==> job 2678: inputs <==
Design blockRunner, start of the top module:
module blockRunner(
    input wire CLK,              
    input wire RST_BTN,          
    output wire VGA_HS_O,        
    output wire VGA_VS_O,        
    output reg [3:0] VGA_R,      
    output reg [3:0] VGA_G,      
    output reg [3:0] VGA_B,      
    output wire a, ba, c, d, e, f, g,
    output wire a1, ba1, c1, d1, e1, f1, g1,
    output wire a2, ba2, c2, d2, e2, f2, g2,
    output wire a3, ba3, c3, d3, e3, f3, g3,
    input SW0,
    input KEY0,
    input KEY1,
    input KEY2,
    input KEY3
    );
==> flow/config.mk <==
export PLATFORM = sky130hd
export DESIGN_NAME = blockRunner
export DESIGN_NICKNAME = blockRunner
export VERILOG_FILES = /design/flow/design.v
export SDC_FILE = /design/flow/constraint.sdc
export NUM_CORES = 4
export LEC_CHECK = 0
export ABC_AREA = 1
export CAP_MARGIN = 10
export CORE_MARGIN = 2
export CORE_UTILIZATION = 70
export CTS_CLUSTER_SIZE = 73
export HOLD_SLACK_MARGIN = -0.09
export SLEW_MARGIN = 5
==> flow/constraint.sdc <==
create_clock -name core_clock -period 4.62 [get_ports {CLK}]
set_input_delay 0.9240 -clock core_clock [delete_from_list [all_inputs] [get_ports {CLK}]]
set_output_delay 0.9240 -clock core_clock [all_outputs]
set_load 0.01 [all_outputs]
run.sh (not shown) runs the stock make flow with config.mk's settings and CLKGATE_MAP_FILE=.
==> job 2077 (differences from job 2678) <==
ABC_AREA = not set   (was 1)
CAP_MARGIN = 20   (was 10)
CORE_UTILIZATION = 9   (was 70)
CTS_CLUSTER_SIZE = not set   (was 73)
HOLD_SLACK_MARGIN = not set   (was -0.09)
SLEW_MARGIN = 20   (was 5)
==> flow/constraint.sdc (replaced) <==
create_clock -name core_clock -period 10.9 [get_ports {CLK}]
set_input_delay 2.1800 -clock core_clock [delete_from_list [all_inputs] [get_ports {CLK}]]
set_output_delay 2.1800 -clock core_clock [all_outputs]
set_load 0.01 [all_outputs]
==> flow_metrics.env <==
# implementation run metrics
export IMPL_non_clock_buffer_count=78
export IMPL_outcome="no timing/DRC/antenna violations"
export IMPL_clkLatencyLatePin_ns=0.60
export IMPL_p_comb_w=0.00343
export IMPL_met2_usage_pct=7.543
export IMPL_yosys_top_cells_count="ha_1 (305), nor2_1 (277), inv_1 (256)"
export IMPL_warnings=57
export IMPL_critPathLaunch="display.h_count[8]$_SDFFCE_PP0P_"
export IMPL_critPathMaxStageDelay_ns=0.77
The numbers above come from job 2077.

==> flow_metrics.env <==
# implementation run metrics
export IMPL_outcome="complete, but fails checks"
export IMPL_so_faults="setup timing"
export IMPL_setup_viol=12
export IMPL_critPathLaunch="b3X[1]$_SDFFCE_PP0P_"
export IMPL_met2_usage_pct=69.49
export IMPL_postLayoutSetupSlackWorst_ns=-0.8186
The numbers above come from job 2678.


---

==> inputs of 11-15 <==
blockRunner again, from the RTL that the note above started with.
clock: 4.65 ns
lec_check: 0
cap_margin: 15
core_margin: 2
core_utilization: 68
cts_cluster_size: 47
hold_slack_margin: -0.04
setup_slack_margin: 1.15
slew_margin: 20
==> inputs of 08-08, as changes to 11-15 <==
ABC_AREA = 1   (was unset)
CORE_UTILIZATION = 72   (was 68)
CTS_CLUSTER_SIZE = 72   (was 47)
HOLD_SLACK_MARGIN = 0.06   (was -0.04)
PLACE_DENSITY = 0.73   (was unset)
SETUP_SLACK_MARGIN = 1.29   (was 1.15)
TNS_END_PERCENT = 40   (was unset)
==> flow/constraint.sdc (replaced) <==
create_clock -name core_clock -period 5.11 [get_ports {CLK}]
set_input_delay 1.0220 -clock core_clock [delete_from_list [all_inputs] [get_ports {CLK}]]
set_output_delay 1.0220 -clock core_clock [all_outputs]
set_load 0.01 [all_outputs]
==> inputs of 03-01, as changes to 11-15 <==
ABC_AREA = 1   (was unset)
CAP_MARGIN = 40   (was 15)
CORE_UTILIZATION = 72   (was 68)
CTS_CLUSTER_SIZE = 16   (was 47)
HOLD_SLACK_MARGIN = unset   (was -0.04)
PLACE_DENSITY_LB_ADDON = 0.29   (was unset)
SETUP_SLACK_MARGIN = -0.27   (was 1.15)
==> flow/constraint.sdc (replaced) <==
create_clock -name core_clock -period 4.64 [get_ports {CLK}]
set_input_delay 0.9280 -clock core_clock [delete_from_list [all_inputs] [get_ports {CLK}]]
set_output_delay 0.9280 -clock core_clock [all_outputs]
set_load 0.01 [all_outputs]
==> inputs of 12-16, as changes to 11-15 <==
CAP_MARGIN = 20   (was 15)
CORE_UTILIZATION = 66   (was 68)
HOLD_SLACK_MARGIN = unset   (was -0.04)
SETUP_SLACK_MARGIN = unset   (was 1.15)
==> flow/constraint.sdc (replaced) <==
create_clock -name core_clock -period 6.75 [get_ports {CLK}]
set_input_delay 1.3500 -clock core_clock [delete_from_list [all_inputs] [get_ports {CLK}]]
set_output_delay 1.3500 -clock core_clock [all_outputs]
set_load 0.01 [all_outputs]
==> notes <==
- 11-15 produced a layout that fails on negative setup slack. 12-16 finished with timing, DRC and antenna clean. 03-01 ended with an error in global routing. 08-08 ran to the end with violations: negative setup slack.
- Register-to-register slack: 11-15 < 08-08 < 12-16.
- Combinational power, highest first: 11-15, 08-08, 12-16.
- Sequential share of layout area, lowest first: 11-15, 08-08, 12-16.
- The highest sequential power belongs to 11-15, the lowest to 12-16.
==> figures <==
item	11-15	03-01	08-08	12-16
Count of mapped cells out of synthesis	2,824	3,375	3,375	2,824
Compound-cell area share of the yosys netlist	0.158	0.115	0.115	0.158
Well tap count	468	-	461	511
Setup TNS	-7.42 ns	-	-1.41 ns	0 ns
Ratio of layout area to synthesized area	1.246x	-	1.169x	1.106x
Leakage component of the power	13.3 nW	-	14.1 nW	11.5 nW
Sum of net half-perimeters after detailed placement	55.4 mm	62.2 mm	55.0 mm	50.5 mm
Req. time, crit path	3.72 ns	-	4.09 ns	5.40 ns
Period utilization	1.16	-	1.05	0.972
Outcome	finished with violations	aborted with a tool error	finished with violations	no timing/DRC/antenna violations
Last stage reached	-	global routing	-	-
Violated checks	negative setup slack	-	negative setup slack	-

---

==> 08-19: inputs <==
blockRunner again, from the RTL that the note above started with.
Settings: LEC_CHECK=0, ABC_AREA=0, CAP_MARGIN=20, CORE_ASPECT_RATIO=0.87, CORE_MARGIN=2, CORE_UTILIZATION=72, CTS_CLUSTER_SIZE=34, HOLD_SLACK_MARGIN=0.29, PLACE_DENSITY_LB_ADDON=0.0, SETUP_SLACK_MARGIN=3.15, SLEW_MARGIN=20; clock period 11.3 ns.
==> 03-15: changes against 08-19 <==
Settings changed: ABC_AREA 0 to default, CAP_MARGIN 20 to 15, CELL_PAD_IN_SITES_DETAIL_PLACEMENT from default to 2, CORE_ASPECT_RATIO 0.87 to default, CORE_MARGIN 2 to 6, CORE_UTILIZATION 72 to 68, CTS_CLUSTER_SIZE 34 to default, HOLD_SLACK_MARGIN 0.29 to default, MAX_ROUTING_LAYER from default to met4, MIN_ROUTING_LAYER from default to met2, PLACE_DENSITY_LB_ADDON 0.0 to default, SETUP_SLACK_MARGIN 3.15 to default.
==> flow/constraint.sdc (replaced) <==
create_clock -name core_clock -period 10.0 [get_ports {CLK}]
set_input_delay 2.0000 -clock core_clock [delete_from_list [all_inputs] [get_ports {CLK}]]
set_output_delay 2.0000 -clock core_clock [all_outputs]
set_load 0.01 [all_outputs]
==> impl_metrics.yaml <==
# flow metrics
outcome:
  lastStage: "detailed placement (3_5_place_dp)"
  outcome: "did not finish"
  error: "[ERROR DPL-0033] detailed placement checks failed during check placement."
floorplan:
  die_h_um: 205
  rows: 70
placed_design:
  gp_congestion: 1.21
-- figures above: 03-15

==> impl_metrics.yaml <==
# yosys + openroad results
placed_design:
  gp_congestion: 1.01
floorplan:
  die_h_um: 179
  rows: 64
outcome:
  outcome: "no timing/DRC/antenna violations"
worst_setup_path:
  rrSetupSlack_ns: 6.32
cells_and_area:
  clock_area_share_pct: 4.08
-- figures above: 08-19


---

==> v29 <==
Starting RTL as in the previous note.
clock: 4.62 ns
lec_check: 0
abc_area: 1
cap_margin: 10
core_margin: 2
core_utilization: 70
cts_cluster_size: 75
hold_slack_margin: -0.09
setup_slack_margin: -0.26
slew_margin: 20
==> inputs of v23, as changes to v29 <==
==> flow/config.mk (replaced) <==
export PLATFORM = sky130hd
export DESIGN_NAME = blockRunner
export DESIGN_NICKNAME = blockRunner
export VERILOG_FILES = /design/flow/design.v
export SDC_FILE = /design/flow/constraint.sdc
export NUM_CORES = 4
export LEC_CHECK = 0
export CAP_MARGIN = 20
export CORE_MARGIN = 2
export CORE_UTILIZATION = 70
export CTS_CLUSTER_SIZE = 24
export SLEW_MARGIN = 20
==> flow/constraint.sdc (replaced) <==
create_clock -name core_clock -period 6.38 [get_ports {CLK}]
set_input_delay 1.2760 -clock core_clock [delete_from_list [all_inputs] [get_ports {CLK}]]
set_output_delay 1.2760 -clock core_clock [all_outputs]
set_load 0.01 [all_outputs]
==> comparison <==
v23 ran to the end with no violations. v29 produced a layout that fails on setup timing. Against v23, the cell area of v29 is larger by 6.9%. Between v23 and v29, the lower clock power is in v23 (gap 32%, measured against v29). In v23 the combinational power is smaller than in v29, by 40%. Final cell count: v29 is higher than v23 (21%). Against v23, the total power of v29 is larger by about 50%. Sequential cell count is the same in v23 and v29. In v29 the clock skew is lower than in v23, by 0.015 ns. Of v29 and v23, v29 has the higher via count (gap about 13%, measured against v23). Synthesized cell count: v29 is larger than v23 (about 20%).
==> figures <==
                                                                v23                       v29
Result of the run                           complete, no violations  finished with violations
Violated checks                                                   -              setup timing
Via count of the first global-routing pass                   21,930                    24,840
Setup violations, final                                           0                        11
Power Density                                         442.2 nW/um^2             627.4 nW/um^2
Tally of filler cells in the layout                           2,293                     2,228
Horizontal die dimension                                   194.3 um                  196.3 um
Area enclosed by the die boundary                      37,760 sq um              38,540 sq um
Dpl cells                                                     3,313                     4,024
Clock power share                                             17.1%                     16.5%
DR vias/cell                                                  6.551                     6.139
End point of the critical path                             VGA_G[3]                  VGA_B[0]
Peak VDD IR                                               0.4851 mV                 0.5936 mV
Initial antenna violation count                                   0                         1
Leakage dissipation                                      0.01173 uW                0.01417 uW
GR Layer Usage met2                                          61.80%                    68.87%
Number of tap instances                                         461                       468
Flop share of the area                                       32.07%                    30.00%
Max Fanout on Critical Path                                       5                         4
Row count                                                        69                        70
Core area                                              35,660 sq um              36,520 sq um

---

==> trial 19: inputs <==
blockRunner again, from the RTL that the note above started with.
## blockRunner
module blockRunner(
    input wire CLK,              
    input wire RST_BTN,          
    output wire VGA_HS_O,        
    output wire VGA_VS_O,        
    output reg [3:0] VGA_R,      
    output reg [3:0] VGA_G,      
    output reg [3:0] VGA_B,      
    output wire a, ba, c, d, e, f, g,
    output wire a1, ba1, c1, d1, e1, f1, g1,
    output wire a2, ba2, c2, d2, e2, f2, g2,
    output wire a3, ba3, c3, d3, e3, f3, g3,
    input SW0,
    input KEY0,
    input KEY1,
    input KEY2,
    input KEY3
    );
Settings: LEC_CHECK=0, ABC_AREA=1, CAP_MARGIN=20, CELL_PAD_IN_SITES_DETAIL_PLACEMENT=2, CELL_PAD_IN_SITES_GLOBAL_PLACEMENT=1, CORE_ASPECT_RATIO=0.52, CORE_MARGIN=7, CORE_UTILIZATION=65, CTS_CLUSTER_DIAMETER=107, CTS_CLUSTER_SIZE=37, MAX_ROUTING_LAYER=met5, PLACE_DENSITY=0.61, SETUP_SLACK_MARGIN=0.03, SLEW_MARGIN=20, TNS_END_PERCENT=55; clock period 5.82 ns.
==> build 49 (differences from trial 19) <==
==> flow/config.mk (replaced) <==
export PLATFORM = sky130hd
export DESIGN_NAME = blockRunner
export DESIGN_NICKNAME = blockRunner
export VERILOG_FILES = /design/flow/design.v
export SDC_FILE = /design/flow/constraint.sdc
export NUM_CORES = 4
export LEC_CHECK = 0
export CAP_MARGIN = 20
export CORE_MARGIN = 2
export CORE_UTILIZATION = 40
export SLEW_MARGIN = 20
==> flow/constraint.sdc (replaced) <==
create_clock -name core_clock -period 5.84 [get_ports {CLK}]
set_input_delay 1.1680 -clock core_clock [delete_from_list [all_inputs] [get_ports {CLK}]]
set_output_delay 1.1680 -clock core_clock [all_outputs]
set_load 0.01 [all_outputs]
==> notes <==
- Of trial 19 and build 49, trial 19 has the higher synthesized cell count (gap about 20%, measured against build 49).
- Area after synthesis: trial 19 is larger than build 49 (about 2%).
- Build 49 produced a clean layout. Trial 19 never finished: it broke off in global placement without I/O.
- Die size: trial 19 is lower than build 49 (about 30%).
==> figures <==
Top cell type's share of synthesized area: build 49 27.6%; trial 19 27.0%
Starting density of the core: build 49 40.3%; trial 19 66.3%
Xor/xnor share of the synthesized area: build 49 6.63%; trial 19 3.65%
Aoi share: build 49 15.8%; trial 19 11.5%
Core area: build 49 62,900 um^2; trial 19 39,000 um^2
Chip area line of the yosys report: build 49 25,400 um^2; trial 19 25,900 um^2
Most instantiated library cell after synthesis: build 49 ha_1; trial 19 nand2_1
Number of standard-cell rows in the floorplan: build 49 92; trial 19 52
Result of the run: build 49 finished clean; trial 19 aborted with a tool error
Stage where the flow stopped: build 49 -; trial 19 global placement without I/O
Cells in synth_stat.txt: build 49 2,824; trial 19 3,375
Post-synthesis share of cell area spent on full adders, half adders and majority gates: build 49 16.8%; trial 19 15.8%
Distinct cell type count after synthesis: build 49 92; trial 19 63
Horizontal die dimension: build 49 256 um; trial 19 291 um
Vertical die size: build 49 256 um; trial 19 158 um
Syn avg cell area: build 49 8.98 um^2; trial 19 7.67 um^2

---

==> inputs of wip/harbor <==
Starting RTL as in the previous note.
Settings: LEC_CHECK=0, CAP_MARGIN=5, CELL_PAD_IN_SITES_DETAIL_PLACEMENT=2, CELL_PAD_IN_SITES_GLOBAL_PLACEMENT=3, CORE_MARGIN=8, CORE_UTILIZATION=68, CTS_CLUSTER_DIAMETER=291, MAX_ROUTING_LAYER=met4, MIN_ROUTING_LAYER=met1, PLACE_DENSITY_LB_ADDON=0.05, SLEW_MARGIN=20, TNS_END_PERCENT=60; clock period 14.9 ns.
==> wip/raven: changes against wip/harbor <==
- ABC_AREA: default -> 1
- CAP_MARGIN: 5 -> 20
- CELL_PAD_IN_SITES_DETAIL_PLACEMENT: 2 -> default
- CELL_PAD_IN_SITES_GLOBAL_PLACEMENT: 3 -> default
- CORE_MARGIN: 8 -> 2
- CORE_UTILIZATION: 68 -> 70
- CTS_CLUSTER_DIAMETER: 291 -> default
- CTS_CLUSTER_SIZE: default -> 16
- MAX_ROUTING_LAYER: met4 -> default
- MIN_ROUTING_LAYER: met1 -> default
- PLACE_DENSITY_LB_ADDON: 0.05 -> 0.29
- SETUP_SLACK_MARGIN: default -> -0.27
- TNS_END_PERCENT: 60 -> default
==> flow/constraint.sdc (replaced) <==
create_clock -name core_clock -period 4.64 [get_ports {CLK}]
set_input_delay 0.9280 -clock core_clock [delete_from_list [all_inputs] [get_ports {CLK}]]
set_output_delay 0.9280 -clock core_clock [all_outputs]
set_load 0.01 [all_outputs]
==> wip/lagoon: changes against wip/harbor <==
- CELL_PAD_IN_SITES_DETAIL_PLACEMENT: 2 -> default
- CELL_PAD_IN_SITES_GLOBAL_PLACEMENT: 3 -> 1
- CORE_ASPECT_RATIO: default -> 0.53
- CORE_MARGIN: 8 -> 2
- CORE_UTILIZATION: 68 -> 28
- CTS_CLUSTER_DIAMETER: 291 -> default
- GPL_TIMING_DRIVEN: default -> 1
- MIN_ROUTING_LAYER: met1 -> default
- PLACE_DENSITY_LB_ADDON: 0.05 -> default
- SETUP_SLACK_MARGIN: default -> 2.27
- TNS_END_PERCENT: 60 -> 35
==> flow/constraint.sdc (replaced) <==
create_clock -name core_clock -period 9.35 [get_ports {CLK}]
set_input_delay 1.8700 -clock core_clock [delete_from_list [all_inputs] [get_ports {CLK}]]
set_output_delay 1.8700 -clock core_clock [all_outputs]
set_load 0.01 [all_outputs]
==> results <==
item	wip/lagoon	wip/harbor	wip/raven
Result of the run	no timing/DRC/antenna violations	did not finish	finished with violations
Failing step	-	3_1_place_gp_skip_io	-
Layout check failures	-	-	setup timing
Area occupied by registers	9010 um^2	-	9010 um^2
Final cycle utilization of the critical path	75.6%	-	109%
Worst min-delay path class	reg -> async	-	reg -> async
Final worst slack	2.28 ns	-	-0.431 ns
Headroom to the max-slew limit	18.3%	-	26.3%
Buffers, non-clock	141	-	225
Final routed wire length divided by cell count	20.1 um	-	18.8 um
Synth Area per Inst	8.98 um^2	8.98 um^2	7.67 um^2
TritonCTS clock tree	done	-	done
Number of instances in the synthesized netlist	2824	2824	3375
Met1 track utilization from global routing	31.3%	-	49.7%
Sum of negative setup slack	0 ns	-	-2.96 ns
Non-Clock Inverter Count	258	-	529
Floorplan utilization	28.2%	69.1%	70.9%
Power and IR drop assume default switching activity.
